==> flow/design.v (excerpt) <==
module isc_cpu_top
(
     clk_i
    ,rst_i
    ,rst_rom_i
    ,mode_sel_i
    ,en_w_rom_i
    ,w_rom_addr_i
    ,w_rom_data_i
    ,instruction_i
    ,reg_watcher_o
    ,pc_o
    ,wb_en_o
    ,wb_addr_1_o
    ,wb_data_1_o
    ,wb_addr_2_o
    ,wb_data_2_o
);
    input clk_i;
    input rst_i;
    input rst_rom_i;
    input mode_sel_i;
    input en_w_rom_i;
    input [15:0] w_rom_addr_i;
    input [31:0] w_rom_data_i;
    input [31:0] instruction_i;
    output [7:0] reg_watcher_o;
    output [15:0] pc_o;
    output wb_en_o;
    output [4:0] wb_addr_1_o;
    output [7:0] wb_data_1_o;
    output [4:0] wb_addr_2_o;
    output [7:0] wb_data_2_o;
wire [15:0] pc_s30;
wire [1:0] pc_sgin_s12;
wire [1:0] pc_sgin_s23;
wire [31:0] rom_inst_s12;
wire [31:0] inst_s12;
wire [7:0] alu_s12;
wire [1:0] reg_s12;
wire imm_s12;
wire mem_s12;
wire [4:0] r_reg_addr_1_s12;
wire [4:0] r_reg_addr_2_s12;
wire [4:0] r_reg_addr_3_s12;
wire [4:0] r_reg_addr_4_s12;
wire [15:0] r_ram_addr_s12;
wire [7:0] imm_data_1_s12;
wire [7:0] imm_data_2_s12;
wire [7:0] npu_ram_addr_s12;
wire [4:0] npu_w_reg_addr_s12;
wire [7:0] alu_s23;
wire [1:0] reg_s23;
wire imm_s23;
wire mem_s23;
wire [4:0] r_reg_addr_1_s23;
wire [4:0] r_reg_addr_2_s23;
wire [4:0] r_reg_addr_3_s23;
wire [4:0] r_reg_addr_4_s23;
wire [15:0] r_ram_addr_s23;
wire [7:0] imm_data_1_s23;
wire [7:0] imm_data_2_s23;
wire [7:0] npu_ram_addr_s23;
wire [4:0] npu_w_reg_addr_s23;
wire [7:0] r_reg_data_1;
wire [7:0] r_reg_data_2;
wire [7:0] r_reg_data_3;
wire [7:0] r_reg_data_4;
wire [7:0] r_ram_data;
wire en_w_reg;
wire en_w_ram;
wire [7:0] w_ram_data;
wire [15:0] w_ram_addr;
wire [7:0] w_reg_data_1;
wire [7:0] w_reg_data_2;
wire [4:0] w_reg_addr_1;
wire [4:0] w_reg_addr_2;
rom rom(
     .clk_i(clk_i)
    ,.rst_i(rst_rom_i)
    ,.pc_i(pc_s30)
    ,.w_rom_data_i(w_rom_data_i)
    ,.w_rom_addr_i(w_rom_addr_i)
    ,.en_w_rom_i(en_w_rom_i)
    ,.inst_o(rom_inst_s12)
);
  ...
Size in the first run: ~7900 cells after synthesis, ~92000 um^2 of cells after synthesis.
make LEC_CHECK=0 CAP_MARGIN=20 CORE_MARGIN=2 CORE_UTILIZATION=10 PLACE_DENSITY=0.6 SLEW_MARGIN=20 finish   # period 42.9 ns
run.sh (not shown) runs the stock make flow with config.mk's settings and CLKGATE_MAP_FILE=.
Change:
--- a/flow/config.mk
+++ b/flow/config.mk
@@ -10,2 +10,4 @@
-export CORE_UTILIZATION = 10
-export PLACE_DENSITY = 0.6
+export CORE_UTILIZATION = 70
+export CTS_CLUSTER_DIAMETER = 184
+export CTS_CLUSTER_SIZE = 14
+export PLACE_DENSITY_LB_ADDON = 0.3
==> flow/constraint.sdc (replaced) <==
create_clock -name core_clock -period 18.0 [get_ports {clk_i}]
set_input_delay 3.6000 -clock core_clock [delete_from_list [all_inputs] [get_ports {clk_i}]]
set_output_delay 3.6000 -clock core_clock [all_outputs]
set_load 0.01 [all_outputs]
With this change the flow ran to the end with violations: negative setup slack.
Global-route usage goes up by 40 points.
Clock skew stays flat.
Setup slack loses 16000 ps.
Synthesized area is unchanged.
Utilization rose by 67 points.
Change:
--- a/flow/config.mk
+++ b/flow/config.mk
@@ -10,4 +10,5 @@
-export CORE_UTILIZATION = 70
-export CTS_CLUSTER_DIAMETER = 184
-export CTS_CLUSTER_SIZE = 14
-export PLACE_DENSITY_LB_ADDON = 0.3
+export CORE_UTILIZATION = 72
+export CTS_CLUSTER_DIAMETER = 26
+export CTS_CLUSTER_SIZE = 49
+export PLACE_DENSITY = 0.64
+export SETUP_SLACK_MARGIN = 4.56
==> flow/constraint.sdc (replaced) <==
create_clock -name core_clock -period 19.9 [get_ports {clk_i}]
set_input_delay 3.9800 -clock core_clock [delete_from_list [all_inputs] [get_ports {clk_i}]]
set_output_delay 3.9800 -clock core_clock [all_outputs]
set_load 0.01 [all_outputs]
Effect: The new run never finished: it broke off in global routing (5_1_grt) (ODB-0269); synthesized cell count is unchanged; die size shrinks by 2.7%; synthesized area is unchanged.
Change:
--- a/flow/config.mk
+++ b/flow/config.mk
@@ -10,5 +10,3 @@
-export CORE_UTILIZATION = 72
-export CTS_CLUSTER_DIAMETER = 26
-export CTS_CLUSTER_SIZE = 49
-export PLACE_DENSITY = 0.64
-export SETUP_SLACK_MARGIN = 4.56
+export CORE_UTILIZATION = 62
+export CTS_CLUSTER_DIAMETER = 262
+export PLACE_DENSITY = 0.6
==> flow/constraint.sdc (replaced) <==
create_clock -name core_clock -period 13.8 [get_ports {clk_i}]
set_input_delay 2.7600 -clock core_clock [delete_from_list [all_inputs] [get_ports {clk_i}]]
set_output_delay 2.7600 -clock core_clock [all_outputs]
set_load 0.01 [all_outputs]
Effect:
- The new run ran to the end with violations: negative setup slack
- die area went up by 16%
- synthesized area does not change
- synthesized cell count stays the same

========
isc_cpu_top again, from the RTL that the note above started with.
export LEC_CHECK = 0
export ABC_AREA = 1
export CAP_MARGIN = 0
export CELL_PAD_IN_SITES_GLOBAL_PLACEMENT = 2
export CORE_ASPECT_RATIO = 1.24
export CORE_MARGIN = 8
export CORE_UTILIZATION = 44
export CTS_CLUSTER_DIAMETER = 348
export GPL_ROUTABILITY_DRIVEN = 0
export GPL_TIMING_DRIVEN = 1
export HOLD_SLACK_MARGIN = 0.13
export MAX_ROUTING_LAYER = met4
export MIN_ROUTING_LAYER = met1
export PLACE_DENSITY_LB_ADDON = 0.28
export SETUP_SLACK_MARGIN = -1.87
export SLEW_MARGIN = 5
export TNS_END_PERCENT = 55
create_clock -name core_clock -period 37.4 [get_ports {clk_i}]
Rerun with:
ABC_AREA = unset   (was 1)
CAP_MARGIN = 20   (was 0)
CELL_PAD_IN_SITES_GLOBAL_PLACEMENT = unset   (was 2)
CORE_ASPECT_RATIO = unset   (was 1.24)
CORE_MARGIN = 2   (was 8)
CORE_UTILIZATION = 59   (was 44)
CTS_CLUSTER_DIAMETER = unset   (was 348)
GPL_ROUTABILITY_DRIVEN = unset   (was 0)
GPL_TIMING_DRIVEN = unset   (was 1)
HOLD_SLACK_MARGIN = unset   (was 0.13)
MAX_ROUTING_LAYER = unset   (was met4)
MIN_ROUTING_LAYER = unset   (was met1)
PLACE_DENSITY = 0.6   (was unset)
PLACE_DENSITY_LB_ADDON = unset   (was 0.28)
SETUP_SLACK_MARGIN = unset   (was -1.87)
SLEW_MARGIN = 20   (was 5)
TNS_END_PERCENT = unset   (was 55)
clock period = 19.2 ns   (was 37.4 ns; I/O delays follow)
The changed run finished but fails on negative setup slack.
Cell area rose by about 7%.
Setup slack got worse by 10000 ps.
Die area decreases by about 27%.
Area after synthesis is higher by 2.4%.
Clock skew is higher by 60 ps.
Via count falls by about 11%.
Cell count falls by about 19%.
Fmax goes up by about 33%.
Rerun with:
CORE_UTILIZATION = 72   (was 59)
MAX_ROUTING_LAYER = met4   (was unset)
SETUP_SLACK_MARGIN = 5.0   (was unset)
TNS_END_PERCENT = 5   (was unset)
clock period = 19.1 ns   (was 19.2 ns; I/O delays follow)
=> The changed run finished with negative setup slack left. Utilization rises by 14 points. Design area falls by about 1.1%. Synthesized cell count stays the same. Clock skew falls by 23 ps. Global-route usage rises by 16 points. Routed wire length rises by 16%. Fmax falls by 1.7%. Flip-flop count stays the same. Worst setup slack got worse by 510 ps.

========
Setup of run A:
Starting RTL as in the previous note.
Settings: LEC_CHECK=0, ABC_AREA=0, CAP_MARGIN=30, CELL_PAD_IN_SITES_DETAIL_PLACEMENT=1, CELL_PAD_IN_SITES_GLOBAL_PLACEMENT=2, CORE_MARGIN=8, CORE_UTILIZATION=40, CTS_CLUSTER_DIAMETER=25, CTS_CLUSTER_SIZE=58, GPL_ROUTABILITY_DRIVEN=0, GPL_TIMING_DRIVEN=1, MIN_ROUTING_LAYER=met1, PLACE_DENSITY_LB_ADDON=0.23, SETUP_SLACK_MARGIN=-2.0, SLEW_MARGIN=15; clock period 59.7 ns.
Run A reached the end of the flow, and the finished layout is clean on the timing, design-rule and antenna checks.
> inputs changed (run A -> run B)
# run A
export LEC_CHECK = 0
export ABC_AREA = 0
export CAP_MARGIN = 30
export CELL_PAD_IN_SITES_DETAIL_PLACEMENT = 1
export CELL_PAD_IN_SITES_GLOBAL_PLACEMENT = 2
export CORE_MARGIN = 8
export CORE_UTILIZATION = 40
export CTS_CLUSTER_DIAMETER = 25
export CTS_CLUSTER_SIZE = 58
export GPL_ROUTABILITY_DRIVEN = 0
export GPL_TIMING_DRIVEN = 1
export MIN_ROUTING_LAYER = met1
export PLACE_DENSITY_LB_ADDON = 0.23
export SETUP_SLACK_MARGIN = -2.0
export SLEW_MARGIN = 15
create_clock -name core_clock -period 59.7 [get_ports {clk_i}]
# run B
export LEC_CHECK = 0
export ABC_AREA = 1
export CAP_MARGIN = 30
export CORE_MARGIN = 8
export CORE_UTILIZATION = 40
export CTS_CLUSTER_DIAMETER = 59
export CTS_CLUSTER_SIZE = 58
export MIN_ROUTING_LAYER = met1
export PLACE_DENSITY = 0.6
export SETUP_SLACK_MARGIN = -2.0
export SLEW_MARGIN = 35
create_clock -name core_clock -period 30.9 [get_ports {clk_i}]
==> comparison <==
Run B closes out successfully: all stages finished, all timing, DRC and antenna checks passed. Between run A and run B, the clock period minus worst slack is higher for run A. Min sequential element share of the synthesized area across run A and run B: run A. Number of cells on the worst hold path came out exactly the same in run A and run B. Cmp run B vs run A: synthesized chip area reported by yosys lower in run B. Summary: with run A as the reference, total number of multi-input combinational cells in run B moved up by more than a quarter. The final reports for run B and run A show number of antenna repair diodes lower in the former. Run B ended up with register.r_reg_data_1_o[7] as its critical path startpoint; run A ended up with register.r_reg_data_1_o[3]. Changes observed in run B relative to run A: clock-buffer cell count moved down, post-synth design cell area decreased by 2100 µm² relative to the old numbers, worst hold slack decreased by 0.0065 ns relative to the old numbers.
## Diff of input files: run C against run B
# run B
export LEC_CHECK = 0
export ABC_AREA = 1
export CAP_MARGIN = 30
export CORE_MARGIN = 8
export CORE_UTILIZATION = 40
export CTS_CLUSTER_DIAMETER = 59
export CTS_CLUSTER_SIZE = 58
export MIN_ROUTING_LAYER = met1
export PLACE_DENSITY = 0.6
export SETUP_SLACK_MARGIN = -2.0
export SLEW_MARGIN = 35
create_clock -name core_clock -period 30.9 [get_ports {clk_i}]
# run C
export LEC_CHECK = 0
export CAP_MARGIN = 20
export CORE_ASPECT_RATIO = 1.02
export CORE_MARGIN = 8
export CORE_UTILIZATION = 40
export CTS_CLUSTER_SIZE = 67
export HOLD_SLACK_MARGIN = 0.06
export SETUP_SLACK_MARGIN = -1.46
export SLEW_MARGIN = 20
create_clock -name core_clock -period 40.0 [get_ports {clk_i}]
==> comparison <==
Synthesis-to-finish area growth: run C > run B. The length of routed met3 wiring in run C is 0.67 times that in run B. Clock-buffer cell count sits higher in run C than in run B. Fraction of the cycle the final worst path needs: run C < run B.
Input-level comparison between run D and run C:
# run C
export LEC_CHECK = 0
export CAP_MARGIN = 20
export CORE_ASPECT_RATIO = 1.02
export CORE_MARGIN = 8
export CORE_UTILIZATION = 40
export CTS_CLUSTER_SIZE = 67
export HOLD_SLACK_MARGIN = 0.06
export SETUP_SLACK_MARGIN = -1.46
export SLEW_MARGIN = 20
create_clock -name core_clock -period 40.0 [get_ports {clk_i}]
# run D
export LEC_CHECK = 0
export CAP_MARGIN = 20
export CORE_MARGIN = 2
export CORE_UTILIZATION = 62
export PLACE_DENSITY = 0.6
export SLEW_MARGIN = 20
create_clock -name core_clock -period 34.3 [get_ports {clk_i}]
Findings:
- Run D did not stop at any stage, and its layout met the timing, design-rule and antenna checks.
- Count of clock buffers in the final design, run C and run D, higher one = run D.
- Comparing run C against run D, there is no change at all in final antenna-violating net count.
- Against run C, run D reports a length of routed met3 wiring that is higher.
- The lower hold slack of run C and run D is in run D.
- Compare run C and run D | cell area lower: run D
- Run comparison: run D cell at the slowest stage of the critical path sky130_fd_sc_hd__dfxtp_1; run C cell at the slowest stage of the critical path sky130_fd_sc_hd__a21oi_2
- Measured against run C, the average wire per cell in the routed design of run D comes out at 1.06 times the reference value.
- Total die area on run D is down relative to run C.
- Run D ends up with a number of non-clock buffers that is 22 lower than in run C.

========
isc_cpu_top again, from the RTL that the note above started with.
make LEC_CHECK=0 CAP_MARGIN=20 CELL_PAD_IN_SITES_DETAIL_PLACEMENT=1 CELL_PAD_IN_SITES_GLOBAL_PLACEMENT=0 CORE_ASPECT_RATIO=0.9 CORE_MARGIN=6 CORE_UTILIZATION=67 CTS_CLUSTER_DIAMETER=98 CTS_CLUSTER_SIZE=47 GPL_ROUTABILITY_DRIVEN=0 PLACE_DENSITY=0.5 SETUP_SLACK_MARGIN=2.99 SLEW_MARGIN=20 TNS_END_PERCENT=45 finish   # period 21.2 ns
The baseline died in global routing (5_1_grt).
==> next run, changes <==
- CELL_PAD_IN_SITES_DETAIL_PLACEMENT: 1 -> unset
- CELL_PAD_IN_SITES_GLOBAL_PLACEMENT: 0 -> unset
- CORE_ASPECT_RATIO: 0.9 -> unset
- CORE_MARGIN: 6 -> 2
- CORE_UTILIZATION: 67 -> 72
- CTS_CLUSTER_DIAMETER: 98 -> unset
- CTS_CLUSTER_SIZE: 47 -> unset
- GPL_ROUTABILITY_DRIVEN: 0 -> unset
- HOLD_SLACK_MARGIN: unset -> -0.09
- PLACE_DENSITY: 0.5 -> 0.66
- SETUP_SLACK_MARGIN: 2.99 -> unset
- TNS_END_PERCENT: 45 -> 5
- clock period: 21.2 -> 20.7 ns (I/O delays scaled with it)
The changed run completed, yet does not pass: negative setup slack.
Synthesized cell count is unchanged.
Synthesized area is unchanged.
Die size goes down by 11%.
==> next run, changes <==
- CORE_UTILIZATION: 72 -> 40
- HOLD_SLACK_MARGIN: -0.09 -> unset
- PLACE_DENSITY: 0.66 -> 0.6
- TNS_END_PERCENT: 5 -> unset
- clock period: 20.7 -> 40.0 ns (I/O delays scaled with it)
Now the flow passed the timing, design-rule and antenna checks; setup slack is better by 10 ns; non-clock buffer count goes down by 445; area after synthesis does not change.
==> next run, changes <==
- CORE_UTILIZATION: 40 -> 72
- CTS_CLUSTER_DIAMETER: unset -> 262
- CTS_CLUSTER_SIZE: unset -> 14
- PLACE_DENSITY: 0.6 -> unset
- PLACE_DENSITY_LB_ADDON: unset -> 0.19
- SETUP_SLACK_MARGIN: unset -> 1.4
- clock period: 40.0 -> 9.13 ns (I/O delays scaled with it)
Outcome: With this change the flow finished with negative setup slack left. Critical path depth rises by 9. Global-route usage rises by 26 points. Final area rises by a few percent. Fmax rises by well over a third. Utilization rises by 37 points. Die size falls by well over a third. Final cell count falls by a little under a tenth. Sequential share of layout area falls by 0.97 points. Via count rises by about a fifth.
==> next run, changes <==
- CTS_CLUSTER_DIAMETER: 262 -> unset
- CTS_CLUSTER_SIZE: 14 -> unset
- HOLD_SLACK_MARGIN: unset -> -0.09
- PLACE_DENSITY: unset -> 0.66
- PLACE_DENSITY_LB_ADDON: 0.19 -> unset
- SETUP_SLACK_MARGIN: 1.4 -> 2.7
- TNS_END_PERCENT: unset -> 5
- clock period: 9.13 -> 19.4 ns (I/O delays scaled with it)
=> Now the flow ended with an error in global routing (5_1_grt) with GRT-0228; die size does not change; synthesized cell count stays the same; synthesized area does not change.
